===== flow/config.mk =====
export PLATFORM = sky130hd
export DESIGN_NAME = multiple_rounds
export DESIGN_NICKNAME = multiple_rounds
export VERILOG_FILES = /design/flow/design.v
export SDC_FILE = /design/flow/constraint.sdc
export NUM_CORES = 4
export LEC_CHECK = 0
export CAP_MARGIN = 40
export CELL_PAD_IN_SITES_DETAIL_PLACEMENT = 1
export CELL_PAD_IN_SITES_GLOBAL_PLACEMENT = 1
export CORE_ASPECT_RATIO = 0.92
export CORE_MARGIN = 2
export CORE_UTILIZATION = 40
export CTS_CLUSTER_DIAMETER = 120
export GPL_ROUTABILITY_DRIVEN = 0
export GPL_TIMING_DRIVEN = 1
export MAX_ROUTING_LAYER = met5
export MIN_ROUTING_LAYER = met1
export SLEW_MARGIN = 5
export TNS_END_PERCENT = 30

===== flow/constraint.sdc =====
create_clock -name core_clock -period 21.7 [get_ports {clk}]
set_input_delay 4.3400 -clock core_clock [delete_from_list [all_inputs] [get_ports {clk}]]
set_output_delay 4.3400 -clock core_clock [all_outputs]
set_load 0.01 [all_outputs]

===== flow/design.v =====
`timescale 1ns / 1ps
module chacha20_quarter#(parameter N = 32)(
    input wire [N-1:0] a,
    input wire [N-1:0] b,
    input wire [N-1:0] c,
    input wire [N-1:0] d,
    output wire [N-1:0] a_out,
    output wire [N-1:0] b_out,
    output wire [N-1:0] c_out,
    output wire [N-1:0] d_out
);
function [N-1:0] rotate_left;
    input [N-1:0] value;
    input integer amount;
    begin
        rotate_left = (value << amount) | (value >> (32 - amount));
    end
endfunction
wire [N-1:0] a1, b1, c1, d1;
wire [N-1:0] a2, b2, c2, d2;
assign a1 = a + b;
assign d1 = rotate_left(d ^ a1, 16);
assign c1 = c + d1;
assign b1 = rotate_left(b ^ c1, 12);
assign a2 = a1 + b1;
assign d2 = rotate_left(d1 ^ a2, 8);
assign c2 = c1 + d2;
assign b2 = rotate_left(b1 ^ c2, 7);
assign a_out = a2;
assign b_out = b2;
assign c_out = c2;
assign d_out = d2;
endmodule
`timescale 1ns / 1ps
module multiple_rounds#(parameter N = 32, parameter M= 20)(
  input clk, input rst,
  input wire [N-1:0] a,
  input wire [N-1:0] b,
  input wire [N-1:0] c,
  input wire [N-1:0] d,
  output wire [N-1:0] a_out,
  output wire [N-1:0] b_out,
  output wire [N-1:0] c_out,
  output wire [N-1:0] d_out,
  output reg ready);
  reg [N-1:0] a_hold_0;
  reg [N-1:0] b_hold_0;
  reg [N-1:0] c_hold_0;
  reg [N-1:0] d_hold_0;
  wire [N-1:0] a_next_0;
  wire [N-1:0] b_next_0;
  wire [N-1:0] c_next_0;
  wire [N-1:0] d_next_0;
  reg [N-1:0] a_hold_1;
  reg [N-1:0] b_hold_1;
  reg [N-1:0] c_hold_1;
  reg [N-1:0] d_hold_1;
  wire [N-1:0] a_next_1;
  wire [N-1:0] b_next_1;
  wire [N-1:0] c_next_1;
  wire [N-1:0] d_next_1;
  reg [N-1:0] a_hold_2;
  reg [N-1:0] b_hold_2;
  reg [N-1:0] c_hold_2;
  reg [N-1:0] d_hold_2;
  wire [N-1:0] a_next_2;
  wire [N-1:0] b_next_2;
  wire [N-1:0] c_next_2;
  wire [N-1:0] d_next_2;
  reg [N-1:0] a_hold_3;
  reg [N-1:0] b_hold_3;
  reg [N-1:0] c_hold_3;
  reg [N-1:0] d_hold_3;
  wire [N-1:0] a_next_3;
  wire [N-1:0] b_next_3;
  wire [N-1:0] c_next_3;
  wire [N-1:0] d_next_3;
  reg [N-1:0] a_hold_4;
  reg [N-1:0] b_hold_4;
  reg [N-1:0] c_hold_4;
  reg [N-1:0] d_hold_4;
  wire [N-1:0] a_next_4;
  wire [N-1:0] b_next_4;
  wire [N-1:0] c_next_4;
  wire [N-1:0] d_next_4;
  reg [N-1:0] a_hold_5;
  reg [N-1:0] b_hold_5;
  reg [N-1:0] c_hold_5;
  reg [N-1:0] d_hold_5;
  wire [N-1:0] a_next_5;
  wire [N-1:0] b_next_5;
  wire [N-1:0] c_next_5;
  wire [N-1:0] d_next_5;
  reg [N-1:0] a_hold_6;
  reg [N-1:0] b_hold_6;
  reg [N-1:0] c_hold_6;
  reg [N-1:0] d_hold_6;
  wire [N-1:0] a_next_6;
  wire [N-1:0] b_next_6;
  wire [N-1:0] c_next_6;
  wire [N-1:0] d_next_6;
  reg [N-1:0] a_hold_7;
  reg [N-1:0] b_hold_7;
  reg [N-1:0] c_hold_7;
  reg [N-1:0] d_hold_7;
  wire [N-1:0] a_next_7;
  wire [N-1:0] b_next_7;
  wire [N-1:0] c_next_7;
  wire [N-1:0] d_next_7;
  reg [N-1:0] a_hold_8;
  reg [N-1:0] b_hold_8;
  reg [N-1:0] c_hold_8;
  reg [N-1:0] d_hold_8;
  wire [N-1:0] a_next_8;
  wire [N-1:0] b_next_8;
  wire [N-1:0] c_next_8;
  wire [N-1:0] d_next_8;
  reg [N-1:0] a_hold_9;
  reg [N-1:0] b_hold_9;
  reg [N-1:0] c_hold_9;
  reg [N-1:0] d_hold_9;
  wire [N-1:0] a_next_9;
  wire [N-1:0] b_next_9;
  wire [N-1:0] c_next_9;
  wire [N-1:0] d_next_9;
  reg [N-1:0] a_hold_10;
  reg [N-1:0] b_hold_10;
  reg [N-1:0] c_hold_10;
  reg [N-1:0] d_hold_10;
  reg [4:0] count;
  reg [4:0] count_next;
  chacha20_quarter rounds_dut0(.a(a_hold_0),.b(b_hold_0),
                              .c(c_hold_0),.d(d_hold_0),
                              .a_out(a_next_0),.b_out(b_next_0),
                              .c_out(c_next_0),.d_out(d_next_0));
  chacha20_quarter rounds_dut1(.a(a_hold_1),.b(b_hold_1),
                              .c(c_hold_1),.d(d_hold_1),
                              .a_out(a_next_1),.b_out(b_next_1),
                              .c_out(c_next_1),.d_out(d_next_1));
  chacha20_quarter rounds_dut2(.a(a_hold_2),.b(b_hold_2),
                              .c(c_hold_2),.d(d_hold_2),
                              .a_out(a_next_2),.b_out(b_next_2),
                              .c_out(c_next_2),.d_out(d_next_2));
  chacha20_quarter rounds_dut3(.a(a_hold_3),.b(b_hold_3),
                              .c(c_hold_3),.d(d_hold_3),
                              .a_out(a_next_3),.b_out(b_next_3),
                              .c_out(c_next_3),.d_out(d_next_3));
  chacha20_quarter rounds_dut4(.a(a_hold_4),.b(b_hold_4),
                              .c(c_hold_4),.d(d_hold_4),
                              .a_out(a_next_4),.b_out(b_next_4),
                              .c_out(c_next_4),.d_out(d_next_4));
  chacha20_quarter rounds_dut5(.a(a_hold_5),.b(b_hold_5),
                              .c(c_hold_5),.d(d_hold_5),
                              .a_out(a_next_5),.b_out(b_next_5),
                              .c_out(c_next_5),.d_out(d_next_5)); 
  chacha20_quarter rounds_dut6(.a(a_hold_6),.b(b_hold_6),
                              .c(c_hold_6),.d(d_hold_6),
                              .a_out(a_next_6),.b_out(b_next_6),
                              .c_out(c_next_6),.d_out(d_next_6));   
  chacha20_quarter rounds_dut7(.a(a_hold_7),.b(b_hold_7),
                              .c(c_hold_7),.d(d_hold_7),
                              .a_out(a_next_7),.b_out(b_next_7),
                              .c_out(c_next_7),.d_out(d_next_7)); 
  chacha20_quarter rounds_dut8(.a(a_hold_8),.b(b_hold_8),
                              .c(c_hold_8),.d(d_hold_8),
                              .a_out(a_next_8),.b_out(b_next_8),
                              .c_out(c_next_8),.d_out(d_next_8));
  chacha20_quarter rounds_dut9(.a(a_hold_9),.b(b_hold_9),
                              .c(c_hold_9),.d(d_hold_9),
                              .a_out(a_next_9),.b_out(b_next_9),
                              .c_out(c_next_9),.d_out(d_next_9));                                                     
  always@(posedge clk or negedge rst)begin
    if(~rst)begin
      a_hold_0 <= 'b0;
      b_hold_0 <= 'b0;
      c_hold_0 <= 'b0;
      d_hold_0 <= 'b0;
    end
    else begin
      a_hold_0 <= a;
      b_hold_0 <= b;
      c_hold_0 <= c;
      d_hold_0 <= d;
    end
  end
  always@(posedge clk or negedge rst)begin
    if(~rst)begin
      a_hold_1 <= 'b0;
      b_hold_1 <= 'b0;
      c_hold_1 <= 'b0;
      d_hold_1 <= 'b0;
    end
    else begin
      a_hold_1 <= a_next_0;
      b_hold_1 <= b_next_0;
      c_hold_1 <= c_next_0;
      d_hold_1 <= d_next_0;
    end
  end
  always@(posedge clk or negedge rst)begin
    if(~rst)begin
      a_hold_2 <= 'b0;
      b_hold_2 <= 'b0;
      c_hold_2 <= 'b0;
      d_hold_2 <= 'b0;
    end
    else begin
      a_hold_2 <= a_next_1;
      b_hold_2 <= b_next_1;
      c_hold_2 <= c_next_1;
      d_hold_2 <= d_next_1;
    end
  end
  always@(posedge clk or negedge rst)begin
    if(~rst)begin
      a_hold_3 <= 'b0;
      b_hold_3 <= 'b0;
      c_hold_3 <= 'b0;
      d_hold_3 <= 'b0;
    end
    else begin
      a_hold_3 <= a_next_2;
      b_hold_3 <= b_next_2;
      c_hold_3 <= c_next_2;
      d_hold_3 <= d_next_2;
    end
  end
  always@(posedge clk or negedge rst)begin
    if(~rst)begin
      a_hold_4 <= 'b0;
      b_hold_4 <= 'b0;
      c_hold_4 <= 'b0;
      d_hold_4 <= 'b0;
    end
    else begin
      a_hold_4 <= a_next_3;
      b_hold_4 <= b_next_3;
      c_hold_4 <= c_next_3;
      d_hold_4 <= d_next_3;
    end
  end
  always@(posedge clk or negedge rst)begin
    if(~rst)begin
      a_hold_5 <= 'b0;
      b_hold_5 <= 'b0;
      c_hold_5 <= 'b0;
      d_hold_5 <= 'b0;
    end
    else begin
      a_hold_5 <= a_next_4;
      b_hold_5 <= b_next_4;
      c_hold_5 <= c_next_4;
      d_hold_5 <= d_next_4;
    end
  end 
  always@(posedge clk or negedge rst)begin
    if(~rst)begin
      a_hold_6 <= 'b0;
      b_hold_6 <= 'b0;
      c_hold_6 <= 'b0;
      d_hold_6 <= 'b0;
    end
    else begin
      a_hold_6 <= a_next_5;
      b_hold_6 <= b_next_5;
      c_hold_6 <= c_next_5;
      d_hold_6 <= d_next_5;
    end
  end 
  always@(posedge clk or negedge rst)begin
    if(~rst)begin
      a_hold_7 <= 'b0;
      b_hold_7 <= 'b0;
      c_hold_7 <= 'b0;
      d_hold_7 <= 'b0;
    end
    else begin
      a_hold_7 <= a_next_6;
      b_hold_7 <= b_next_6;
      c_hold_7 <= c_next_6;
      d_hold_7 <= d_next_6;
    end
  end 
  always@(posedge clk or negedge rst)begin
    if(~rst)begin
      a_hold_8 <= 'b0;
      b_hold_8 <= 'b0;
      c_hold_8 <= 'b0;
      d_hold_8 <= 'b0;
    end
    else begin
      a_hold_8 <= a_next_7;
      b_hold_8 <= b_next_7;
      c_hold_8 <= c_next_7;
      d_hold_8 <= d_next_7;
    end
  end
  always@(posedge clk or negedge rst)begin
    if(~rst)begin
      a_hold_9 <= 'b0;
      b_hold_9 <= 'b0;
      c_hold_9 <= 'b0;
      d_hold_9 <= 'b0;
    end
    else begin
      a_hold_9 <= a_next_8;
      b_hold_9 <= b_next_8;
      c_hold_9 <= c_next_8;
      d_hold_9 <= d_next_8;
    end
  end
  always@(posedge clk or negedge rst)begin
    if(~rst)begin
      a_hold_10 <= 'b0;
      b_hold_10 <= 'b0;
      c_hold_10 <= 'b0;
      d_hold_10 <= 'b0;
      ready <= 'b0;
    end
    else begin
      a_hold_10 <= a_next_9;
      b_hold_10 <= b_next_9;
      c_hold_10 <= c_next_9;
      d_hold_10 <= d_next_9;
      ready <= 1'b1;
    end
  end
  assign a_out = a_hold_10;
  assign b_out = b_hold_10;
  assign c_out = c_hold_10;
  assign d_out = d_hold_10;
endmodule

===== flow/run.sh =====
#!/bin/bash
# the make line also repeats each setting of config.mk as NAME=value (left out here)
make -C /OpenROAD-flow-scripts/flow DESIGN_CONFIG=/design/flow/config.mk WORK_HOME=/design/flow/orfs CLKGATE_MAP_FILE= finish

==> flow_summary.yaml, run 1 <==
# generated from flow reports
synthesis:
  ys.flops: 1409
  netlist-cell-type-count: 101
  ys_sh_adder_pct: 15.8
  postSynthNetCount: 12100
  synth.yosys.num_cells: 10600
  syn_inst: 10600
  ys.flop_type: "sky130_fd_sc_hd__dfrtp_1"
  xor_area_share_pct: 20.9
  synth_seq_share_pct: 33.5
  top_cells_by_area: "sky130_fd_sc_hd__dfrtp_1 33%, sky130_fd_sc_hd__ha_1 15%, sky130_fd_sc_hd__xor2_1 13%, sky130_fd_sc_hd__xnor2_1 7.3%, sky130_fd_sc_hd__a21oi_1 4.6%"
  enable_flop_cells: 0
  synth.avg_cell_area_um2: 9.90
  synth_top_area_share_pct: 33.5
  synthArstFlopShare_pct: 100
  number_of_warnings_reported_in_the_yosys_synthesis_log: 2
  synth_top_cell_by_count: "sky130_fd_sc_hd__xor2_1"
  synth.logic.top_family: "XOR/XNOR gates"
  yosys-mux-area-fraction_pct: 0.0285
  synthSimpleGateAreaFrac_pct: 9.04
  aoi_share_pct: 19.4
  top_cells_by_count: "1504 x sky130_fd_sc_hd__xor2_1, 1409 x sky130_fd_sc_hd__dfrtp_1, 1266 x sky130_fd_sc_hd__ha_1"
  ys_area_um2: 105000
  post_synth_instance_area_um2: 105000
  top_area_cell: "sky130_fd_sc_hd__dfrtp_1"
routing:
  detail_route.iter0.violations: 8907
  detailroute.via_count: 88500
  drt-total-wl_mm: 462
  met3RoutedLength_mm: 43.1
  routed-wl-met2_mm: 191
  wl_met1_mm: 214
  route.top_layer_used: "met5"
  drc: 0
  ant_nets: 0
  routed_wire_length_per_instance_um: 31.4
  vias_per_cell: 6.00
  detailedRoute.firstPassIterationCount: 6
final_timing:
  timing_worst_slew_pin_value_ps: 1080
  fin_worst_skew_ps: 34.7
  timing.setup.tns_ps: 0
  fmax_mhz: 60.6
  fin_ws_ps: 5190
  rsz0062_at_grt: "no"
  post_route_fraction_of_the_period_consumed_by_the_critical_path_pct: 76.1
  period_needed_ps: 16510
  timing_hold_violations_final: 0
  slew_viol_final: 0
  report.final.setup_viol: 0
  maxSlewHeadroom_pct: 27.4
run_status:
  run_status: "complete, no violations"
place:
  dpl-instance-area_um2: 113000
  post-place-ws_ps: 5850
  dp.final_hpwl_mm: 400
  port_buffers: 258
setup_path:
  reg2reg_to: "b_hold_4[6]"
  startpoint_type: "flop"
  critical_path_buf_inv_count: 1
  r2r_cells: 47
  worstPathMaxFanout: 4
  reg2reg_slack_ps: 5190
  endpoint_kind: "flop"
  setup_crit_start: "b_hold_3[0]"
  critPathKind: "flop to flop"
  timing.critical_path.mode_cell: "sky130_fd_sc_hd__xor2_1"
  worst_path_max_delay_cell: "sky130_fd_sc_hd__a221oi_1"
  endpoint: "b_hold_4[6]"
  crit_family: "AND-OR/OR-AND gates"
  worstSetupPathDepth: 47
  crit_arrival_ps: 17180
  cpPeakStageDelay_ps: 790
  critical_path.reg2reg.startpoint: "b_hold_3[0]"
  required_ps: 22370
floorplan:
  vert_die_dim_um: 496
  floorplan.core_area_um2: 262000
  initial_utilization_pct: 40.2
  row_count: 180
  num_io_pins: 259
  chipArea_um2: 267000
  horizontal_die_dimension_um: 539
hold_path:
  min-delay-start: "d_hold_2[16]"
  timing.hold.worst_endpoint: "d_hold_3[8]"
  hold_class: "flop to flop"
  min_path_cells: 2
clocking:
  quantity_of_hold_fixing_buffers_added_after_cts: 0
  cts.reportedPaths.clkPinSlew_ps: 70
  cts.repair_timing.setup_buffer_count: 0
  tritoncts: "yes"
  ctsRootBufferMaster: "sky130_fd_sc_hd__clkbuf_16"
  clk-insertion-delay-late_ps: 860
  max-clock-path-buffers: 4
  cts.sinks: 1409
  numCtsBuffers: 168
  cts_resized: 0
  cts_htree_levels: 4
flow_run:
  max-cap-violations: 0
  openroad_warnings: 58
layout:
  multiInputGateArea_um2: 68600
  nFillCells: 29300
  area_growth_syn_to_layout_pct: 12.9
  layout.cell_area.non_filler_um2: 119000
  area.sequential_um2: 35300
  final_net_count: 12600
grt:
  grt_pass1_vias: 88800
  grt_pass1_wl_mm: 650
  grt_start_max_net_pins: 144
  grt_overflow: 0
  grt_antenna_before_repair: 23
  gr-usage-all-layers_pct: 33.7
[layer usage]
metal  up-vias  track usage, %
met2      3572            49.1
met1     45000            49.3
met5         -               0
li1      39200               -
met4        18            9.12
met3       694            8.06
[through the flow]
stage               util (%)  hold WS, ps  std cells
finish                  45.4          678      14700
floorplan                  -          586      10600
global route            45.4          682      14700
detailed placement      43.2          640      14400
global placement        42.9          633      14400
CTS                     45.4          660      14700
[area by class of cell]
class | instances | area share (%)
flip-flops and latches | 1409 | 29.7
clock buffers | 210 | 3.83
inverters | 352 | 1.11
well taps | 3458 | 3.64
repair buffers | 374 | 3.05
diodes | 6 | 0.0126
multi-input cells | 8843 | 57.7
clock inverters | 83 | 0.992
==> run 2, diff against run 1 <==
Settings changed: CAP_MARGIN 40 to 20, CELL_PAD_IN_SITES_DETAIL_PLACEMENT 1 to default, CELL_PAD_IN_SITES_GLOBAL_PLACEMENT 1 to default, CORE_ASPECT_RATIO 0.92 to default, CORE_UTILIZATION 40 to 71, CTS_CLUSTER_DIAMETER 120 to default, GPL_ROUTABILITY_DRIVEN 0 to default, GPL_TIMING_DRIVEN 1 to default, MAX_ROUTING_LAYER met5 to default, MIN_ROUTING_LAYER met1 to default, PLACE_DENSITY_LB_ADDON from default to 0.01, SETUP_SLACK_MARGIN from default to 3.19, SLEW_MARGIN 5 to 20, TNS_END_PERCENT 30 to default.
Clock period 21.7 ns to 14.1 ns, I/O delays scaled along.
==> flow_summary.yaml, run 2 <==
# generated from flow reports
run_status:
  run_status: "did not finish"
  failed_stage: "global routing (5_1_grt)"
  run.stop_error: "[ERROR GRT-0232] Routing congestion too high. Check the congestion heatmap in the GUI."
floorplan:
  horizontal_die_dimension_um: 389
  floorplan.core_area_um2: 147000
  num_io_pins: 259
  chipArea_um2: 151000
  row_count: 141
  initial_utilization_pct: 71.4
  vert_die_dim_um: 389
synthesis:
  ys_sh_adder_pct: 15.8
  postSynthNetCount: 12100
  aoi_share_pct: 19.4
  yosys-mux-area-fraction_pct: 0.0285
  synth.avg_cell_area_um2: 9.90
  ys.flop_type: "sky130_fd_sc_hd__dfrtp_1"
  synthArstFlopShare_pct: 100
  synth.yosys.num_cells: 10600
  synthSimpleGateAreaFrac_pct: 9.04
  syn_inst: 10600
  number_of_warnings_reported_in_the_yosys_synthesis_log: 2
  top_cells_by_count: "1504 x sky130_fd_sc_hd__xor2_1, 1409 x sky130_fd_sc_hd__dfrtp_1, 1266 x sky130_fd_sc_hd__ha_1"
  synth.logic.top_family: "XOR/XNOR gates"
  top_cells_by_area: "sky130_fd_sc_hd__dfrtp_1 33%, sky130_fd_sc_hd__ha_1 15%, sky130_fd_sc_hd__xor2_1 13%, sky130_fd_sc_hd__xnor2_1 7.3%, sky130_fd_sc_hd__a21oi_1 4.6%"
  ys.flops: 1409
  synth_top_area_share_pct: 33.5
  xor_area_share_pct: 20.9
  netlist-cell-type-count: 101
  synth_seq_share_pct: 33.5
  synth_top_cell_by_count: "sky130_fd_sc_hd__xor2_1"
  top_area_cell: "sky130_fd_sc_hd__dfrtp_1"
  ys_area_um2: 105000
  enable_flop_cells: 0
  post_synth_instance_area_um2: 105000
clocking:
  ctsRootBufferMaster: "sky130_fd_sc_hd__clkbuf_16"
  cts_htree_levels: 4
  quantity_of_hold_fixing_buffers_added_after_cts: 0
  numCtsBuffers: 149
  max-clock-path-buffers: 3
  cts.sinks: 1409
place:
  dpl-instance-area_um2: 110000
  place_congestion: 1.21
  dp.final_hpwl_mm: 328
  placedCellCount: 12800
  port_buffers: 258
grt:
  grt_overflow: 280
  gr-usage-all-layers_pct: 72.7
==> run 2: repair_timing <==
action                     in CTS
gates cloned                    0
setup buffers                 247
gates resized                 703
setup endpoints to repair     548
pin swaps                     267
==> run 2: layer usage <==
layer,track usage (%),overflow
met1,73.0,4
met3,57.8,14
met4,68.8,113
met2,89.7,146
met5,30.9,3
==> run 2: stage by stage <==
step	util (%)	setup WS, ps	TNS (ps)
4_1_cts	82.8	2770	0
3_5_place_dp	74.9	-484	-1070
3_3_place_gp	74.9	-323	-427
2_1_floorplan	-	3720	0
==> run 3, diff against run 2 <==
Settings changed: CORE_UTILIZATION 71 to 68, MAX_ROUTING_LAYER from default to met4, PLACE_DENSITY_LB_ADDON 0.01 to default, SETUP_SLACK_MARGIN 3.19 to default.
Clock period 14.1 ns to 11.1 ns, I/O delays scaled along.
==> flow_summary.yaml, run 3 <==
# generated from flow reports
synthesis:
  synth_top_cell_by_count: "sky130_fd_sc_hd__xor2_1"
  xor_area_share_pct: 20.9
  number_of_warnings_reported_in_the_yosys_synthesis_log: 2
  postSynthNetCount: 12100
  top_area_cell: "sky130_fd_sc_hd__dfrtp_1"
  top_cells_by_count: "1504 x sky130_fd_sc_hd__xor2_1, 1409 x sky130_fd_sc_hd__dfrtp_1, 1266 x sky130_fd_sc_hd__ha_1"
  aoi_share_pct: 19.4
  synth.logic.top_family: "XOR/XNOR gates"
  synth.yosys.num_cells: 10600
  ys.flop_type: "sky130_fd_sc_hd__dfrtp_1"
  ys_sh_adder_pct: 15.8
  post_synth_instance_area_um2: 105000
  netlist-cell-type-count: 101
  synth_top_area_share_pct: 33.5
  synthArstFlopShare_pct: 100
  synth_seq_share_pct: 33.5
  synthSimpleGateAreaFrac_pct: 9.04
  synth.avg_cell_area_um2: 9.90
  syn_inst: 10600
  top_cells_by_area: "sky130_fd_sc_hd__dfrtp_1 33%, sky130_fd_sc_hd__ha_1 15%, sky130_fd_sc_hd__xor2_1 13%, sky130_fd_sc_hd__xnor2_1 7.3%, sky130_fd_sc_hd__a21oi_1 4.6%"
  ys.flops: 1409
  ys_area_um2: 105000
  yosys-mux-area-fraction_pct: 0.0285
  enable_flop_cells: 0
clocking:
  cts.sinks: 1409
  max-clock-path-buffers: 3
  quantity_of_hold_fixing_buffers_added_after_cts: 0
  cts_htree_levels: 4
  numCtsBuffers: 155
  ctsRootBufferMaster: "sky130_fd_sc_hd__clkbuf_16"
run_status:
  failed_stage: "global routing (5_1_grt)"
  run.stop_error: "[ERROR GRT-0232] Routing congestion too high. Check the congestion heatmap in the GUI."
  run_status: "did not finish"
place:
  dpl-instance-area_um2: 126000
  place_congestion: 1.19
  post-place-ws_ps: -1020
  dp.final_hpwl_mm: 356
  placedCellCount: 15000
  port_buffers: 258
floorplan:
  num_io_pins: 259
  row_count: 144
  horizontal_die_dimension_um: 398
  vert_die_dim_um: 398
  chipArea_um2: 158000
  initial_utilization_pct: 68.5
  floorplan.core_area_um2: 154000
grt:
  grt_overflow: 1719
  gr-usage-all-layers_pct: 89.6
run 3: through the flow:
stage / setup TNS, ps / utilization [%]
after CTS: -33.9 / 87.6
after floorplan: 0 / -
after global placement: -27820 / 82.0
after detailed placement: -101910 / 82.0
run 3: repair_timing:
action,4_1_cts
endpoints found under the setup margin,373
buffers inserted,152
resized,426
pin swaps,168
run 3: layer usage:
layer,GRT usage [%],GRT overflow
met2,100,1042
met3,78.6,90
met1,86.6,57
met4,91.8,530
met5,-,-
==> run 4, diff against run 3 <==
Settings changed: CAP_MARGIN 20 to 10, CELL_PAD_IN_SITES_GLOBAL_PLACEMENT from default to 3, CORE_MARGIN 2 to 3, CORE_UTILIZATION 68 to 63, GPL_ROUTABILITY_DRIVEN from default to 1, GPL_TIMING_DRIVEN from default to 0, HOLD_SLACK_MARGIN from default to 0.1, MAX_ROUTING_LAYER met4 to default, MIN_ROUTING_LAYER from default to met2, PLACE_DENSITY from default to 0.44, SETUP_SLACK_MARGIN from default to 4.72.
Clock period 11.1 ns to 21.7 ns, I/O delays scaled along.
==> flow_summary.yaml, run 4 <==
# generated from flow reports
run_status:
  run_status: "did not finish"
  failed_stage: "global placement without I/O (3_1_place_gp_skip_io)"
  run.stop_error: "[ERROR GPL-0301] Utilization 121.820 % exceeds 100%."
synthesis:
  synth_top_cell_by_count: "sky130_fd_sc_hd__xor2_1"
  synth_top_area_share_pct: 33.5
  ys_sh_adder_pct: 15.8
  syn_inst: 10600
  synth.avg_cell_area_um2: 9.90
  ys.flops: 1409
  postSynthNetCount: 12100
  synthSimpleGateAreaFrac_pct: 9.04
  xor_area_share_pct: 20.9
  ys_area_um2: 105000
  synth.logic.top_family: "XOR/XNOR gates"
  top_cells_by_area: "sky130_fd_sc_hd__dfrtp_1 33%, sky130_fd_sc_hd__ha_1 15%, sky130_fd_sc_hd__xor2_1 13%, sky130_fd_sc_hd__xnor2_1 7.3%, sky130_fd_sc_hd__a21oi_1 4.6%"
  post_synth_instance_area_um2: 105000
  top_cells_by_count: "1504 x sky130_fd_sc_hd__xor2_1, 1409 x sky130_fd_sc_hd__dfrtp_1, 1266 x sky130_fd_sc_hd__ha_1"
  netlist-cell-type-count: 101
  enable_flop_cells: 0
  aoi_share_pct: 19.4
  yosys-mux-area-fraction_pct: 0.0285
  number_of_warnings_reported_in_the_yosys_synthesis_log: 2
  synthArstFlopShare_pct: 100
  ys.flop_type: "sky130_fd_sc_hd__dfrtp_1"
  top_area_cell: "sky130_fd_sc_hd__dfrtp_1"
  synth_seq_share_pct: 33.5
  synth.yosys.num_cells: 10600
floorplan:
  chipArea_um2: 172000
  floorplan.core_area_um2: 166000
  horizontal_die_dimension_um: 415
  initial_utilization_pct: 63.6
  row_count: 149
  vert_die_dim_um: 415
==> run 5, diff against run 4 <==
Settings changed: CAP_MARGIN 10 to 25, CELL_PAD_IN_SITES_DETAIL_PLACEMENT from default to 0, CELL_PAD_IN_SITES_GLOBAL_PLACEMENT 3 to default, CORE_ASPECT_RATIO from default to 1.18, CORE_MARGIN 3 to 2, CORE_UTILIZATION 63 to 54, GPL_ROUTABILITY_DRIVEN 1 to default, HOLD_SLACK_MARGIN 0.1 to default, MAX_ROUTING_LAYER from default to met5, MIN_ROUTING_LAYER met2 to default, PLACE_DENSITY 0.44 to default, PLACE_DENSITY_LB_ADDON from default to 0.29, SETUP_SLACK_MARGIN 4.72 to default.
Clock period 21.7 ns to 20.5 ns, I/O delays scaled along.
==> flow_summary.yaml, run 5 <==
# generated from flow reports
grt:
  grt_overflow: 0
  grt_pass1_vias: 85400
  grt_start_max_net_pins: 158
  grt_antenna_before_repair: 21
  grt_pass1_wl_mm: 586
  gr-usage-all-layers_pct: 41.1
synthesis:
  number_of_warnings_reported_in_the_yosys_synthesis_log: 2
  enable_flop_cells: 0
  synth_seq_share_pct: 33.5
  synth_top_cell_by_count: "sky130_fd_sc_hd__xor2_1"
  synthArstFlopShare_pct: 100
  top_cells_by_count: "1504 x sky130_fd_sc_hd__xor2_1, 1409 x sky130_fd_sc_hd__dfrtp_1, 1266 x sky130_fd_sc_hd__ha_1"
  top_cells_by_area: "sky130_fd_sc_hd__dfrtp_1 33%, sky130_fd_sc_hd__ha_1 15%, sky130_fd_sc_hd__xor2_1 13%, sky130_fd_sc_hd__xnor2_1 7.3%, sky130_fd_sc_hd__a21oi_1 4.6%"
  postSynthNetCount: 12100
  aoi_share_pct: 19.4
  synth.avg_cell_area_um2: 9.90
  post_synth_instance_area_um2: 105000
  syn_inst: 10600
  ys_sh_adder_pct: 15.8
  ys_area_um2: 105000
  xor_area_share_pct: 20.9
  netlist-cell-type-count: 101
  synth.logic.top_family: "XOR/XNOR gates"
  yosys-mux-area-fraction_pct: 0.0285
  ys.flop_type: "sky130_fd_sc_hd__dfrtp_1"
  synthSimpleGateAreaFrac_pct: 9.04
  synth_top_area_share_pct: 33.5
  synth.yosys.num_cells: 10600
  ys.flops: 1409
  top_area_cell: "sky130_fd_sc_hd__dfrtp_1"
floorplan:
  num_io_pins: 259
  chipArea_um2: 199000
  row_count: 176
  vert_die_dim_um: 484
  initial_utilization_pct: 54.2
  floorplan.core_area_um2: 194000
  horizontal_die_dimension_um: 411
clocking:
  cts_resized: 0
  tritoncts: "yes"
  max-clock-path-buffers: 3
  cts_htree_levels: 4
  cts.reportedPaths.clkPinSlew_ps: 70
  quantity_of_hold_fixing_buffers_added_after_cts: 0
  ctsRootBufferMaster: "sky130_fd_sc_hd__clkbuf_16"
  cts.repair_timing.setup_buffer_count: 0
  cts.sinks: 1409
  numCtsBuffers: 153
  clk-insertion-delay-late_ps: 890
setup_path:
  timing.critical_path.mode_cell: "sky130_fd_sc_hd__o21ai_0"
  critPathKind: "flop to flop"
  crit_arrival_ps: 16240
  reg2reg_slack_ps: 4950
  crit_family: "AND-OR/OR-AND gates"
  endpoint: "b_hold_4[3]"
  worstPathMaxFanout: 4
  startpoint_type: "flop"
  worstSetupPathDepth: 52
  cpPeakStageDelay_ps: 720
  required_ps: 21190
  worst_path_max_delay_cell: "sky130_fd_sc_hd__a31oi_1"
  critical_path.reg2reg.startpoint: "b_hold_3[0]"
  endpoint_kind: "flop"
  critical_path_buf_inv_count: 3
  setup_crit_start: "b_hold_3[0]"
  reg2reg_to: "b_hold_4[3]"
  r2r_cells: 52
flow_run:
  max-cap-violations: 0
  openroad_warnings: 98
final_timing:
  maxSlewHeadroom_pct: 19.9
  timing.setup.tns_ps: 0
  whs_ps: 673
  period_needed_ps: 15550
  timing_hold_violations_final: 0
  post_route_fraction_of_the_period_consumed_by_the_critical_path_pct: 75.8
  fin_ws_ps: 4950
  timing_worst_slew_pin_value_ps: 1170
  slew_viol_final: 0
  report.final.setup_viol: 0
  fmax_mhz: 64.3
  rsz0062_at_grt: "no"
  fin_worst_skew_ps: 46.7
routing:
  routed_wire_length_per_instance_um: 30.2
  ant_nets: 0
  detail_route.iter0.violations: 9141
  detailroute.via_count: 87400
  drc: 0
  drt-total-wl_mm: 417
  detailedRoute.firstPassIterationCount: 6
  vias_per_cell: 6.34
hold_path:
  min-delay-start: "d_hold_1[0]"
  min_path_cells: 2
  hold_class: "flop to flop"
  timing.hold.worst_endpoint: "d_hold_2[24]"
place:
  post-place-ws_ps: 5420
  place_congestion: 1.07
  dpl-instance-area_um2: 111000
  port_buffers: 258
  dp.final_hpwl_mm: 357
run_status:
  run_status: "complete, no violations"
layout:
  postLayoutCoreUtil_pct: 60.2
  final_net_count: 12500
  area_growth_syn_to_layout_pct: 11.1
  layout.cell_area.non_filler_um2: 117000
[run 5: metal layers]
metal | GRT usage, % | vias to the layer above | part of all wire [%]
met5 | 0 | - | 0.017
met2 | 63.8 | 4505 | 44
met1 | 50.2 | 42500 | 38
li1 | - | 39100 | -
met4 | 29.3 | 12 | 8.6
met3 | 9.39 | 1390 | 8.9
[run 5: per-stage QoR]
step / std cells
6_report: 13800
5_1_grt: 13800
4_1_cts: 13800
3_5_place_dp: 13500
3_3_place_gp: 13500
2_1_floorplan: 10600
[run 5: cell type report]
type / count / area [µm²]
Fill cell: 16500 / 77500
Multi-Input combinational cell: 8843 / 68600
Sequential cell: 1409 / 35300
Clock buffer: 194 / 4240
Tap cell: 2581 / 3230
Timing Repair Buffer: 275 / 2930
Inverter: 352 / 1320
Clock inverter: 85 / 1210
Buffer: 39 / 146
Antenna cell: 12 / 30.0
==> run 6, diff against run 5 <==
Settings changed: CORE_UTILIZATION 54 to 63, CTS_CLUSTER_SIZE from default to 66, GPL_TIMING_DRIVEN 0 to 1, PLACE_DENSITY_LB_ADDON 0.29 to default.
Clock period 20.5 ns to 9.44 ns, I/O delays scaled along.
==> flow_summary.yaml, run 6 <==
# generated from flow reports
run_status:
  run.stop_error: "[ERROR DPL-0033] detailed placement checks failed during check placement."
  failed_stage: "clock tree synthesis (4_1_cts)"
  run_status: "did not finish"
synthesis:
  ys_area_um2: 105000
  ys_sh_adder_pct: 15.8
  aoi_share_pct: 19.4
  xor_area_share_pct: 20.9
  netlist-cell-type-count: 101
  ys.flops: 1409
  top_cells_by_count: "1504 x sky130_fd_sc_hd__xor2_1, 1409 x sky130_fd_sc_hd__dfrtp_1, 1266 x sky130_fd_sc_hd__ha_1"
  top_cells_by_area: "sky130_fd_sc_hd__dfrtp_1 33%, sky130_fd_sc_hd__ha_1 15%, sky130_fd_sc_hd__xor2_1 13%, sky130_fd_sc_hd__xnor2_1 7.3%, sky130_fd_sc_hd__a21oi_1 4.6%"
  number_of_warnings_reported_in_the_yosys_synthesis_log: 2
  synthArstFlopShare_pct: 100
  postSynthNetCount: 12100
  post_synth_instance_area_um2: 105000
  synth_seq_share_pct: 33.5
  top_area_cell: "sky130_fd_sc_hd__dfrtp_1"
  syn_inst: 10600
  enable_flop_cells: 0
  synth.avg_cell_area_um2: 9.90
  synthSimpleGateAreaFrac_pct: 9.04
  synth.logic.top_family: "XOR/XNOR gates"
  ys.flop_type: "sky130_fd_sc_hd__dfrtp_1"
  synth_top_cell_by_count: "sky130_fd_sc_hd__xor2_1"
  yosys-mux-area-fraction_pct: 0.0285
  synth.yosys.num_cells: 10600
  synth_top_area_share_pct: 33.5
floorplan:
  row_count: 163
  initial_utilization_pct: 63.2
  vert_die_dim_um: 448
  num_io_pins: 259
  horizontal_die_dimension_um: 380
  floorplan.core_area_um2: 167000
  chipArea_um2: 170000
place:
  dp.final_hpwl_mm: 413
  dpl-instance-area_um2: 148000
  place_congestion: 1.23
  port_buffers: 258
  post-place-ws_ps: -3110
-- run 6: stage by stage --
| stage | utilization [%] | TNS, ps | instances | hold slack (ps) |
|---|---|---|---|---|
| floorplan | - | -1180 | 10600 | 583 |
| global placement | 88.9 | -627970 | 17900 | 685 |
| detailed placement | 88.9 | -856590 | 17900 | 684 |
==> run 7, diff against run 6 <==
Settings changed: CORE_UTILIZATION 63 to 67, CTS_CLUSTER_SIZE 66 to 72, HOLD_SLACK_MARGIN from default to 0.27, PLACE_DENSITY from default to 0.78, SETUP_SLACK_MARGIN from default to 1.87.
Clock period 9.44 ns to 12.0 ns, I/O delays scaled along.
==> flow_summary.yaml, run 7 <==
# generated from flow reports
run_status:
  run_status: "failed layout checks"
  reasons_for_failing_layout_checks: "capacitance limit, slew limit, setup timing"
setup_path:
  endpoint_kind: "flop"
  worst_path_max_delay_cell: "sky130_fd_sc_hd__xor2_1"
  r2r_cells: 50
  crit_arrival_ps: 13440
  setup_crit_start: "b_hold_7[5]"
  reg2reg_slack_ps: -700
  reg2reg_to: "b_hold_8[3]"
  crit_family: "AND-OR/OR-AND gates"
  cpPeakStageDelay_ps: 980
  startpoint_type: "flop"
  worstSetupPathDepth: 50
  worstPathMaxFanout: 4
  required_ps: 12730
  critPathKind: "flop to flop"
  critical_path.reg2reg.startpoint: "b_hold_7[5]"
  endpoint: "b_hold_8[3]"
  critical_path_buf_inv_count: 6
final_timing:
  fin_worst_skew_ps: 38.0
  whs_ps: 676
  report.final.setup_viol: 42
  rsz0062_at_grt: "yes"
  timing_worst_slew_pin_value_ps: 2360
  timing_hold_violations_final: 0
  post_route_fraction_of_the_period_consumed_by_the_critical_path_pct: 106
  fin_ws_ps: -704
  fmax_mhz: 78.7
  period_needed_ps: 12700
  slew_viol_final: 8
  maxSlewHeadroom_pct: -58.4
floorplan:
  vert_die_dim_um: 435
  num_io_pins: 259
  floorplan.core_area_um2: 157000
  chipArea_um2: 160000
  initial_utilization_pct: 67.3
  row_count: 158
  horizontal_die_dimension_um: 369
synthesis:
  enable_flop_cells: 0
  synthSimpleGateAreaFrac_pct: 9.04
  synth.logic.top_family: "XOR/XNOR gates"
  synth.yosys.num_cells: 10600
  synth_top_area_share_pct: 33.5
  ys.flop_type: "sky130_fd_sc_hd__dfrtp_1"
  number_of_warnings_reported_in_the_yosys_synthesis_log: 2
  synth.avg_cell_area_um2: 9.90
  top_cells_by_count: "1504 x sky130_fd_sc_hd__xor2_1, 1409 x sky130_fd_sc_hd__dfrtp_1, 1266 x sky130_fd_sc_hd__ha_1"
  aoi_share_pct: 19.4
  synth_seq_share_pct: 33.5
  top_area_cell: "sky130_fd_sc_hd__dfrtp_1"
  top_cells_by_area: "sky130_fd_sc_hd__dfrtp_1 33%, sky130_fd_sc_hd__ha_1 15%, sky130_fd_sc_hd__xor2_1 13%, sky130_fd_sc_hd__xnor2_1 7.3%, sky130_fd_sc_hd__a21oi_1 4.6%"
  ys_area_um2: 105000
  xor_area_share_pct: 20.9
  ys.flops: 1409
  synthArstFlopShare_pct: 100
  postSynthNetCount: 12100
  post_synth_instance_area_um2: 105000
  netlist-cell-type-count: 101
  synth_top_cell_by_count: "sky130_fd_sc_hd__xor2_1"
  yosys-mux-area-fraction_pct: 0.0285
  ys_sh_adder_pct: 15.8
  syn_inst: 10600
routing:
  routed_wire_length_per_instance_um: 32.9
  drc: 0
  ant_nets: 0
  detail_route.iter0.violations: 15100
  detailroute.via_count: 101000
  vias_per_cell: 7.15
  drt-total-wl_mm: 466
  detailedRoute.firstPassIterationCount: 17
clocking:
  tritoncts: "yes"
  clk-insertion-delay-late_ps: 890
  quantity_of_hold_fixing_buffers_added_after_cts: 0
  cts.reportedPaths.clkPinSlew_ps: 60
  numCtsBuffers: 145
  cts.sinks: 1409
  cts_htree_levels: 4
  max-clock-path-buffers: 3
  ctsRootBufferMaster: "sky130_fd_sc_hd__clkbuf_16"
place:
  post-place-ws_ps: -917
  dpl-instance-area_um2: 114000
  dp.final_hpwl_mm: 344
  port_buffers: 258
  placedCellCount: 13400
  place_congestion: 1.21
layout:
  area_growth_syn_to_layout_pct: 22.9
  layout.cell_area.non_filler_um2: 129000
  area.sequential_um2: 35300
  nFillCells: 8847
  multiInputGateArea_um2: 75600
  final_net_count: 13400
  final_cell_count_no_fill: 14200
hold_path:
  hold_class: "flop to flop"
  min-delay-start: "d_hold_0[18]"
  timing.hold.worst_endpoint: "d_hold_1[10]"
  min_path_cells: 2
grt:
  grt_antenna_before_repair: 36
  grt_overflow: 0
  grt_start_max_net_pins: 183
  gr-usage-all-layers_pct: 53.6
  grt_pass1_wl_mm: 627
  grt_pass1_vias: 97300
flow_run:
  max-cap-violations: 3
  openroad_warnings: 68
==> run 7: area by class of cell <==
type	instances	share of cell area, %
diodes	28	0.0541
clock buffers	186	3.07
clock inverters	75	0.717
inverters	352	1.02
multi-input cells	8843	58.4
flip-flops and latches	1409	27.3
well taps	2080	2.01
repair buffers	1186	7.49
==> run 7: timing repair <==
item / 4_1_cts / 5_1_grt
gates cloned: 0 / 0
gates resized: 643 / 596
hold endpoints to repair: 0 / 0
pin swaps: 287 / 396
setup endpoints to repair: 590 / 566
setup buffers: 272 / 220
==> run 7: through the flow <==
| step | setup TNS, ps | utilization [%] |
|---|---|---|
| 2_1_floorplan | 0 | - |
| 6_report | -8920 | 82.7 |
| 3_5_place_dp | -27240 | 72.6 |
| 3_3_place_gp | -13930 | 72.6 |
| 5_1_grt | -3860 | 82.6 |
| 4_1_cts | 0 | 79.4 |
==> run 7: metal layers <==
layer	GRT usage (%)	up-vias	wire length [µm]
li1	-	40600	-
met1	57.0	47500	141000
met2	79.5	9024	192000
met3	18.8	4116	64300
met4	57.2	48	66900
met5	0.481	-	911
==> run 8, diff against run 7 <==
Settings changed: CAP_MARGIN 25 to 20, CELL_PAD_IN_SITES_DETAIL_PLACEMENT 0 to default, CORE_ASPECT_RATIO 1.18 to default, CORE_UTILIZATION 67 to 72, CTS_CLUSTER_SIZE 72 to 52, GPL_TIMING_DRIVEN 1 to default, HOLD_SLACK_MARGIN 0.27 to 0.3, MAX_ROUTING_LAYER met5 to default, PLACE_DENSITY 0.78 to default, PLACE_DENSITY_LB_ADDON from default to 0.2, SETUP_SLACK_MARGIN 1.87 to 2.2.
Clock period 12.0 ns to 9.42 ns, I/O delays scaled along.
==> flow_summary.yaml, run 8 <==
# generated from flow reports
run_status:
  run_status: "did not finish"
  failed_stage: "detailed placement (3_5_place_dp)"
  run.stop_error: "Error: detail_place.tcl, 38 bad optional access"
synthesis:
  synth_top_area_share_pct: 33.5
  synth.logic.top_family: "XOR/XNOR gates"
  ys.flop_type: "sky130_fd_sc_hd__dfrtp_1"
  synthSimpleGateAreaFrac_pct: 9.04
  synth.avg_cell_area_um2: 9.90
  synth_top_cell_by_count: "sky130_fd_sc_hd__xor2_1"
  synth.yosys.num_cells: 10600
  aoi_share_pct: 19.4
  top_area_cell: "sky130_fd_sc_hd__dfrtp_1"
  xor_area_share_pct: 20.9
  syn_inst: 10600
  netlist-cell-type-count: 101
  yosys-mux-area-fraction_pct: 0.0285
  ys.flops: 1409
  synth_seq_share_pct: 33.5
  ys_area_um2: 105000
  top_cells_by_count: "1504 x sky130_fd_sc_hd__xor2_1, 1409 x sky130_fd_sc_hd__dfrtp_1, 1266 x sky130_fd_sc_hd__ha_1"
  synthArstFlopShare_pct: 100
  enable_flop_cells: 0
  top_cells_by_area: "sky130_fd_sc_hd__dfrtp_1 33%, sky130_fd_sc_hd__ha_1 15%, sky130_fd_sc_hd__xor2_1 13%, sky130_fd_sc_hd__xnor2_1 7.3%, sky130_fd_sc_hd__a21oi_1 4.6%"
  postSynthNetCount: 12100
  number_of_warnings_reported_in_the_yosys_synthesis_log: 2
  post_synth_instance_area_um2: 105000
  ys_sh_adder_pct: 15.8
floorplan:
  num_io_pins: 259
  floorplan.core_area_um2: 145000
  vert_die_dim_um: 386
  chipArea_um2: 149000
  row_count: 140
  initial_utilization_pct: 72.4
  horizontal_die_dimension_um: 386
place:
  port_buffers: 258
  place_congestion: 1.25
## run 8: stage by stage
step                    instances  TNS (ps)
after floorplan             10600     -1540
after global placement      17100   -474760
==> run 9, diff against run 8 <==
Settings changed: CAP_MARGIN 20 to 25, CELL_PAD_IN_SITES_DETAIL_PLACEMENT from default to 0, CORE_ASPECT_RATIO from default to 1.18, CORE_UTILIZATION 72 to 65, CTS_CLUSTER_SIZE 52 to default, GPL_TIMING_DRIVEN from default to 1, HOLD_SLACK_MARGIN 0.3 to default, MAX_ROUTING_LAYER from default to met5, PLACE_DENSITY_LB_ADDON 0.2 to default, SETUP_SLACK_MARGIN 2.2 to 1.78.
Clock period 9.42 ns to 11.3 ns, I/O delays scaled along.
==> flow_summary.yaml, run 9 <==
# generated from flow reports
synthesis:
  synth.logic.top_family: "XOR/XNOR gates"
  top_area_cell: "sky130_fd_sc_hd__dfrtp_1"
  top_cells_by_area: "sky130_fd_sc_hd__dfrtp_1 33%, sky130_fd_sc_hd__ha_1 15%, sky130_fd_sc_hd__xor2_1 13%, sky130_fd_sc_hd__xnor2_1 7.3%, sky130_fd_sc_hd__a21oi_1 4.6%"
  ys_sh_adder_pct: 15.8
  syn_inst: 10600
  synthSimpleGateAreaFrac_pct: 9.04
  synth_seq_share_pct: 33.5
  number_of_warnings_reported_in_the_yosys_synthesis_log: 2
  postSynthNetCount: 12100
  netlist-cell-type-count: 101
  synth_top_area_share_pct: 33.5
  ys_area_um2: 105000
  synth.yosys.num_cells: 10600
  post_synth_instance_area_um2: 105000
  ys.flops: 1409
  synth_top_cell_by_count: "sky130_fd_sc_hd__xor2_1"
  top_cells_by_count: "1504 x sky130_fd_sc_hd__xor2_1, 1409 x sky130_fd_sc_hd__dfrtp_1, 1266 x sky130_fd_sc_hd__ha_1"
  yosys-mux-area-fraction_pct: 0.0285
  xor_area_share_pct: 20.9
  aoi_share_pct: 19.4
  ys.flop_type: "sky130_fd_sc_hd__dfrtp_1"
  synth.avg_cell_area_um2: 9.90
  enable_flop_cells: 0
  synthArstFlopShare_pct: 100
grt:
  gr-usage-all-layers_pct: 64.9
  grt_overflow: 89
floorplan:
  floorplan.core_area_um2: 161000
  initial_utilization_pct: 65.4
  vert_die_dim_um: 441
  num_io_pins: 259
  horizontal_die_dimension_um: 375
  row_count: 160
  chipArea_um2: 165000
place:
  post-place-ws_ps: -676
  dpl-instance-area_um2: 119000
  dp.final_hpwl_mm: 357
  place_congestion: 1.19
  port_buffers: 258
run_status:
  run.stop_error: "[ERROR GRT-0232] Routing congestion too high. Check the congestion heatmap in the GUI."
  failed_stage: "global routing (5_1_grt)"
  run_status: "did not finish"
clocking:
  cts_htree_levels: 4
  quantity_of_hold_fixing_buffers_added_after_cts: 0
  max-clock-path-buffers: 3
  numCtsBuffers: 149
  cts.sinks: 1409
  ctsRootBufferMaster: "sky130_fd_sc_hd__clkbuf_16"
run 9: metrics by stage:
| step | utilization, % | std cells |
|---|---|---|
| floorplan | - | 10600 |
| global placement | 74.1 | 14000 |
| detailed placement | 74.1 | 14000 |
| CTS | 80.4 | 14500 |
run 9: routing by layer:
layer | GRT overflow | GRT usage, %
met1 | 2 | 65.8
met2 | 44 | 86.0
met3 | 1 | 43.6
met4 | 42 | 64.9
met5 | 0 | 10.5
run 9: repair_timing:
item	4_1_cts
buffers inserted	248
pin swaps	337
cloned	0
gates resized	526
endpoints found under the setup margin	615
==> run 10, diff against run 9 <==
Settings changed: CAP_MARGIN 25 to 40, CELL_PAD_IN_SITES_DETAIL_PLACEMENT 0 to 1, CELL_PAD_IN_SITES_GLOBAL_PLACEMENT from default to 1, CORE_ASPECT_RATIO 1.18 to 0.92, CORE_UTILIZATION 65 to 64, CTS_CLUSTER_DIAMETER from default to 120, GPL_ROUTABILITY_DRIVEN from default to 0, MIN_ROUTING_LAYER from default to met1, SETUP_SLACK_MARGIN 1.78 to default, SLEW_MARGIN 20 to 0, TNS_END_PERCENT from default to 30.
Clock period 11.3 ns to 24.8 ns, I/O delays scaled along.
==> flow_summary.yaml, run 10 <==
# generated from flow reports
synthesis:
  aoi_share_pct: 19.4
  enable_flop_cells: 0
  ys.flop_type: "sky130_fd_sc_hd__dfrtp_1"
  synth_top_cell_by_count: "sky130_fd_sc_hd__xor2_1"
  postSynthNetCount: 12100
  synth_seq_share_pct: 33.5
  synth_top_area_share_pct: 33.5
  top_cells_by_count: "1504 x sky130_fd_sc_hd__xor2_1, 1409 x sky130_fd_sc_hd__dfrtp_1, 1266 x sky130_fd_sc_hd__ha_1"
  synth.yosys.num_cells: 10600
  post_synth_instance_area_um2: 105000
  top_area_cell: "sky130_fd_sc_hd__dfrtp_1"
  synth.logic.top_family: "XOR/XNOR gates"
  synth.avg_cell_area_um2: 9.90
  ys_sh_adder_pct: 15.8
  yosys-mux-area-fraction_pct: 0.0285
  xor_area_share_pct: 20.9
  top_cells_by_area: "sky130_fd_sc_hd__dfrtp_1 33%, sky130_fd_sc_hd__ha_1 15%, sky130_fd_sc_hd__xor2_1 13%, sky130_fd_sc_hd__xnor2_1 7.3%, sky130_fd_sc_hd__a21oi_1 4.6%"
  netlist-cell-type-count: 101
  ys_area_um2: 105000
  syn_inst: 10600
  synthArstFlopShare_pct: 100
  number_of_warnings_reported_in_the_yosys_synthesis_log: 2
  ys.flops: 1409
  synthSimpleGateAreaFrac_pct: 9.04
clocking:
  cts.sinks: 1409
  quantity_of_hold_fixing_buffers_added_after_cts: 0
  cts.repair_timing.setup_buffer_count: 0
  cts_htree_levels: 4
  cts_resized: 0
  max-clock-path-buffers: 3
  numCtsBuffers: 158
  ctsRootBufferMaster: "sky130_fd_sc_hd__clkbuf_16"
floorplan:
  num_io_pins: 259
  chipArea_um2: 168000
  row_count: 142
  floorplan.core_area_um2: 163000
  vert_die_dim_um: 393
  initial_utilization_pct: 64.6
  horizontal_die_dimension_um: 427
place:
  dp.final_hpwl_mm: 398
  port_buffers: 258
run_status:
  run_status: "did not finish"
  failed_stage: "global routing (5_1_grt)"
  run.stop_error: "[ERROR GRT-0116] Global routing finished with congestion. Check the congestion regions in the DRC Viewer."
grt:
  gr-usage-all-layers_pct: 72.4
  grt_overflow: 11
==> run 10: per-layer routing <==
layer	GRT usage, %	GRT overflow
met2	91.6	5
met5	31.4	0
met4	72.5	5
met1	70.2	1
met3	55.9	0
==> run 10: stage by stage <==
stage	instance area (µm²)	util (%)	setup slack (ps)	std cells
2_1_floorplan	105000	-	14420	10600
3_3_place_gp	111000	67.9	10920	13000
3_5_place_dp	111000	68.0	10300	13100
4_1_cts	117000	71.5	9510	13400
==> run 11, diff against run 10 <==
Settings changed: CAP_MARGIN 40 to 25, CELL_PAD_IN_SITES_DETAIL_PLACEMENT 1 to 0, CELL_PAD_IN_SITES_GLOBAL_PLACEMENT 1 to default, CORE_ASPECT_RATIO 0.92 to 1.18, CORE_UTILIZATION 64 to 58, CTS_CLUSTER_DIAMETER 120 to default, GPL_ROUTABILITY_DRIVEN 0 to default, HOLD_SLACK_MARGIN from default to -0.01, MIN_ROUTING_LAYER met1 to default, PLACE_DENSITY_LB_ADDON from default to 0.29, SLEW_MARGIN 0 to 20, TNS_END_PERCENT 30 to default.
Clock period 24.8 ns to 13.0 ns, I/O delays scaled along.
==> flow_summary.yaml, run 11 <==
# generated from flow reports
run_status:
  run_status: "complete, no violations"
routing:
  detailroute.via_count: 91000
  drc: 0
  detail_route.iter0.violations: 10100
  vias_per_cell: 6.60
  detailedRoute.firstPassIterationCount: 8
  ant_nets: 0
  drt-total-wl_mm: 429
  routed_wire_length_per_instance_um: 31.1
synthesis:
  ys.flops: 1409
  synth.avg_cell_area_um2: 9.90
  synth_seq_share_pct: 33.5
  synth.logic.top_family: "XOR/XNOR gates"
  netlist-cell-type-count: 101
  ys.flop_type: "sky130_fd_sc_hd__dfrtp_1"
  xor_area_share_pct: 20.9
  synth_top_cell_by_count: "sky130_fd_sc_hd__xor2_1"
  ys_sh_adder_pct: 15.8
  synthSimpleGateAreaFrac_pct: 9.04
  synth_top_area_share_pct: 33.5
  top_cells_by_area: "sky130_fd_sc_hd__dfrtp_1 33%, sky130_fd_sc_hd__ha_1 15%, sky130_fd_sc_hd__xor2_1 13%, sky130_fd_sc_hd__xnor2_1 7.3%, sky130_fd_sc_hd__a21oi_1 4.6%"
  number_of_warnings_reported_in_the_yosys_synthesis_log: 2
  top_area_cell: "sky130_fd_sc_hd__dfrtp_1"
  syn_inst: 10600
  top_cells_by_count: "1504 x sky130_fd_sc_hd__xor2_1, 1409 x sky130_fd_sc_hd__dfrtp_1, 1266 x sky130_fd_sc_hd__ha_1"
  synth.yosys.num_cells: 10600
  synthArstFlopShare_pct: 100
  postSynthNetCount: 12100
  yosys-mux-area-fraction_pct: 0.0285
  ys_area_um2: 105000
  post_synth_instance_area_um2: 105000
  aoi_share_pct: 19.4
  enable_flop_cells: 0
clocking:
  cts_htree_levels: 4
  ctsRootBufferMaster: "sky130_fd_sc_hd__clkbuf_16"
  quantity_of_hold_fixing_buffers_added_after_cts: 0
  clk-insertion-delay-late_ps: 850
  numCtsBuffers: 147
  tritoncts: "yes"
  max-clock-path-buffers: 3
  cts.reportedPaths.clkPinSlew_ps: 60
  cts.sinks: 1409
floorplan:
  row_count: 169
  initial_utilization_pct: 58.5
  vert_die_dim_um: 467
  floorplan.core_area_um2: 180000
  horizontal_die_dimension_um: 396
  chipArea_um2: 185000
  num_io_pins: 259
final_timing:
  period_needed_ps: 12610
  slew_viol_final: 0
  timing_worst_slew_pin_value_ps: 1070
  fin_ws_ps: 393
  post_route_fraction_of_the_period_consumed_by_the_critical_path_pct: 97.0
  maxSlewHeadroom_pct: 28.9
  report.final.setup_viol: 0
  fin_worst_skew_ps: 48.3
  timing.setup.tns_ps: 0
  whs_ps: 707
  fmax_mhz: 79.3
  timing_hold_violations_final: 0
layout:
  layout.cell_area.non_filler_um2: 119000
  final_net_count: 12700
  area_growth_syn_to_layout_pct: 12.8
  nFillCells: 14300
setup_path:
  setup_crit_start: "b_hold_0[0]"
  timing.critical_path.mode_cell: "sky130_fd_sc_hd__a21oi_1"
  endpoint: "b_hold_1[23]"
  reg2reg_slack_ps: 390
  crit_arrival_ps: 13290
  endpoint_kind: "flop"
  required_ps: 13680
  cpPeakStageDelay_ps: 470
  reg2reg_to: "b_hold_1[23]"
  critPathKind: "flop to flop"
  r2r_cells: 48
  critical_path_buf_inv_count: 0
  crit_family: "AND-OR/OR-AND gates"
  worstPathMaxFanout: 4
  critical_path.reg2reg.startpoint: "b_hold_0[0]"
  worstSetupPathDepth: 48
  worst_path_max_delay_cell: "sky130_fd_sc_hd__fa_1"
  startpoint_type: "flop"
place:
  port_buffers: 258
  dpl-instance-area_um2: 113000
  place_congestion: 1.17
  post-place-ws_ps: -647
  dp.final_hpwl_mm: 360
grt:
  gr-usage-all-layers_pct: 45.4
  grt_antenna_before_repair: 16
  grt_overflow: 0
  grt_pass1_wl_mm: 607
  grt_start_max_net_pins: 189
  grt_pass1_vias: 90000
hold_path:
  timing.hold.worst_endpoint: "d_hold_1[8]"
  min-delay-start: "d_hold_0[16]"
  min_path_cells: 2
  hold_class: "flop to flop"
flow_run:
  max-cap-violations: 0
  openroad_warnings: 77
==> run 11: repair_timing <==
item                       4_1_cts  5_1_grt
setup endpoints to repair       12      136
gates resized                   13       93
setup buffers                    0        7
pin swaps                        0        5
==> run 11: layout make-up <==
class	count	area (µm²)	share of cell area [%]
Clock inverter	83	1220	1.03
Timing Repair Buffer	514	4640	3.91
Inverter	352	1320	1.11
Multi-Input combinational cell	8843	69300	58.3
Sequential cell	1409	35300	29.7
Tap cell	2394	3000	2.52
Clock buffer	188	4040	3.40
Antenna cell	11	27.5	0.0232
==> run 11: routing by layer <==
layer	vias up	track usage [%]	share of wire (%)	wire [µm]
li1	39400	-	-	-
met5	-	0	0.016	67
met4	10	41.8	11	49300
met2	5728	71.7	45	192000
met1	43700	51.7	35	150000
met3	2210	9.44	8.9	38200
==> run 11: through the flow <==
stage | std cells | utilization [%]
CTS | 13800 | 65.5
global placement | 13500 | 62.6
finish | 13800 | 65.9
floorplan | 10600 | -
detailed placement | 13500 | 62.6
global route | 13800 | 65.9
==> run 12, diff against run 11 <==
Settings changed: CAP_MARGIN 25 to 20, CELL_PAD_IN_SITES_DETAIL_PLACEMENT 0 to default, CORE_ASPECT_RATIO 1.18 to default, CORE_UTILIZATION 58 to 72, CTS_CLUSTER_SIZE from default to 52, GPL_TIMING_DRIVEN 1 to default, HOLD_SLACK_MARGIN -0.01 to 0.3, MAX_ROUTING_LAYER met5 to default, PLACE_DENSITY_LB_ADDON 0.29 to 0.2, SETUP_SLACK_MARGIN from default to 2.2.
Clock period 13.0 ns to 8.81 ns, I/O delays scaled along.
==> flow_summary.yaml, run 12 <==
# generated from flow reports
run_status:
  run_status: "did not finish"
  failed_stage: "detailed placement (3_5_place_dp)"
  run.stop_error: "[ERROR DPL-0038] Utilization greater than 100%, impossible to legalize"
synthesis:
  syn_inst: 10600
  synth.logic.top_family: "XOR/XNOR gates"
  post_synth_instance_area_um2: 105000
  top_cells_by_area: "sky130_fd_sc_hd__dfrtp_1 33%, sky130_fd_sc_hd__ha_1 15%, sky130_fd_sc_hd__xor2_1 13%, sky130_fd_sc_hd__xnor2_1 7.3%, sky130_fd_sc_hd__a21oi_1 4.6%"
  synth_seq_share_pct: 33.5
  synthArstFlopShare_pct: 100
  top_area_cell: "sky130_fd_sc_hd__dfrtp_1"
  ys.flops: 1409
  netlist-cell-type-count: 101
  ys_sh_adder_pct: 15.8
  synthSimpleGateAreaFrac_pct: 9.04
  postSynthNetCount: 12100
  enable_flop_cells: 0
  yosys-mux-area-fraction_pct: 0.0285
  top_cells_by_count: "1504 x sky130_fd_sc_hd__xor2_1, 1409 x sky130_fd_sc_hd__dfrtp_1, 1266 x sky130_fd_sc_hd__ha_1"
  synth.yosys.num_cells: 10600
  aoi_share_pct: 19.4
  number_of_warnings_reported_in_the_yosys_synthesis_log: 2
  synth_top_area_share_pct: 33.5
  ys.flop_type: "sky130_fd_sc_hd__dfrtp_1"
  synth_top_cell_by_count: "sky130_fd_sc_hd__xor2_1"
  xor_area_share_pct: 20.9
  synth.avg_cell_area_um2: 9.90
  ys_area_um2: 105000
place:
  place_congestion: 1.24
  port_buffers: 258
floorplan:
  vert_die_dim_um: 386
  row_count: 140
  chipArea_um2: 149000
  floorplan.core_area_um2: 145000
  num_io_pins: 259
  horizontal_die_dimension_um: 386
  initial_utilization_pct: 72.4
## run 12: through the flow
step / std cells / hold WS [ps]
3_3_place_gp: 18300 / 693
2_1_floorplan: 10600 / 583
==> run 13, diff against run 12 <==
Settings changed: CAP_MARGIN 20 to 25, CELL_PAD_IN_SITES_DETAIL_PLACEMENT from default to 0, CORE_ASPECT_RATIO from default to 1.18, CORE_UTILIZATION 72 to 67, CTS_CLUSTER_DIAMETER from default to 381, CTS_CLUSTER_SIZE 52 to 60, GPL_TIMING_DRIVEN from default to 1, HOLD_SLACK_MARGIN 0.3 to 0.29, MAX_ROUTING_LAYER from default to met5, PLACE_DENSITY_LB_ADDON 0.2 to default, SETUP_SLACK_MARGIN 2.2 to 1.94.
Clock period 8.81 ns to 12.0 ns, I/O delays scaled along.
==> flow_summary.yaml, run 13 <==
# generated from flow reports
run_status:
  run_status: "did not finish"
  failed_stage: "global routing (5_1_grt)"
  run.stop_error: "[ERROR GRT-0116] Global routing finished with congestion. Check the congestion regions in the DRC Viewer."
synthesis:
  netlist-cell-type-count: 101
  enable_flop_cells: 0
  ys.flops: 1409
  synthArstFlopShare_pct: 100
  synth_top_area_share_pct: 33.5
  synthSimpleGateAreaFrac_pct: 9.04
  postSynthNetCount: 12100
  syn_inst: 10600
  top_cells_by_area: "sky130_fd_sc_hd__dfrtp_1 33%, sky130_fd_sc_hd__ha_1 15%, sky130_fd_sc_hd__xor2_1 13%, sky130_fd_sc_hd__xnor2_1 7.3%, sky130_fd_sc_hd__a21oi_1 4.6%"
  top_cells_by_count: "1504 x sky130_fd_sc_hd__xor2_1, 1409 x sky130_fd_sc_hd__dfrtp_1, 1266 x sky130_fd_sc_hd__ha_1"
  yosys-mux-area-fraction_pct: 0.0285
  synth_top_cell_by_count: "sky130_fd_sc_hd__xor2_1"
  post_synth_instance_area_um2: 105000
  aoi_share_pct: 19.4
  ys_sh_adder_pct: 15.8
  ys_area_um2: 105000
  ys.flop_type: "sky130_fd_sc_hd__dfrtp_1"
  top_area_cell: "sky130_fd_sc_hd__dfrtp_1"
  synth_seq_share_pct: 33.5
  synth.yosys.num_cells: 10600
  synth.logic.top_family: "XOR/XNOR gates"
  synth.avg_cell_area_um2: 9.90
  xor_area_share_pct: 20.9
  number_of_warnings_reported_in_the_yosys_synthesis_log: 2
clocking:
  quantity_of_hold_fixing_buffers_added_after_cts: 0
  max-clock-path-buffers: 3
  numCtsBuffers: 27
  cts_htree_levels: 1
  cts.sinks: 1409
  ctsRootBufferMaster: "sky130_fd_sc_hd__clkbuf_16"
floorplan:
  horizontal_die_dimension_um: 369
  vert_die_dim_um: 435
  num_io_pins: 259
  initial_utilization_pct: 67.3
  chipArea_um2: 160000
  row_count: 158
  floorplan.core_area_um2: 157000
grt:
  grt_overflow: 12
  gr-usage-all-layers_pct: 56.4
place:
  dp.final_hpwl_mm: 352
  port_buffers: 258
  placedCellCount: 13700
  place_congestion: 1.19
## run 13: through the flow
step           hold slack [ps]  setup slack, ps  area (µm²)  util, %
4_1_cts                    661             1080      122000     77.9
3_5_place_dp               665             -794      116000     74.0
3_3_place_gp               661             -767      116000     74.0
2_1_floorplan              583             1930      105000        -
## run 13: what timing repair did
item / 4_1_cts
setup buffers: 237
endpoints found under the setup margin: 596
resized: 638
pin swaps: 272
cloned: 0
## run 13: per-layer routing
layer	GRT usage (%)	GRT overflow
met1	60.1	0
met2	79.4	2
met3	28.0	2
met4	55.4	8
met5	3.61	0
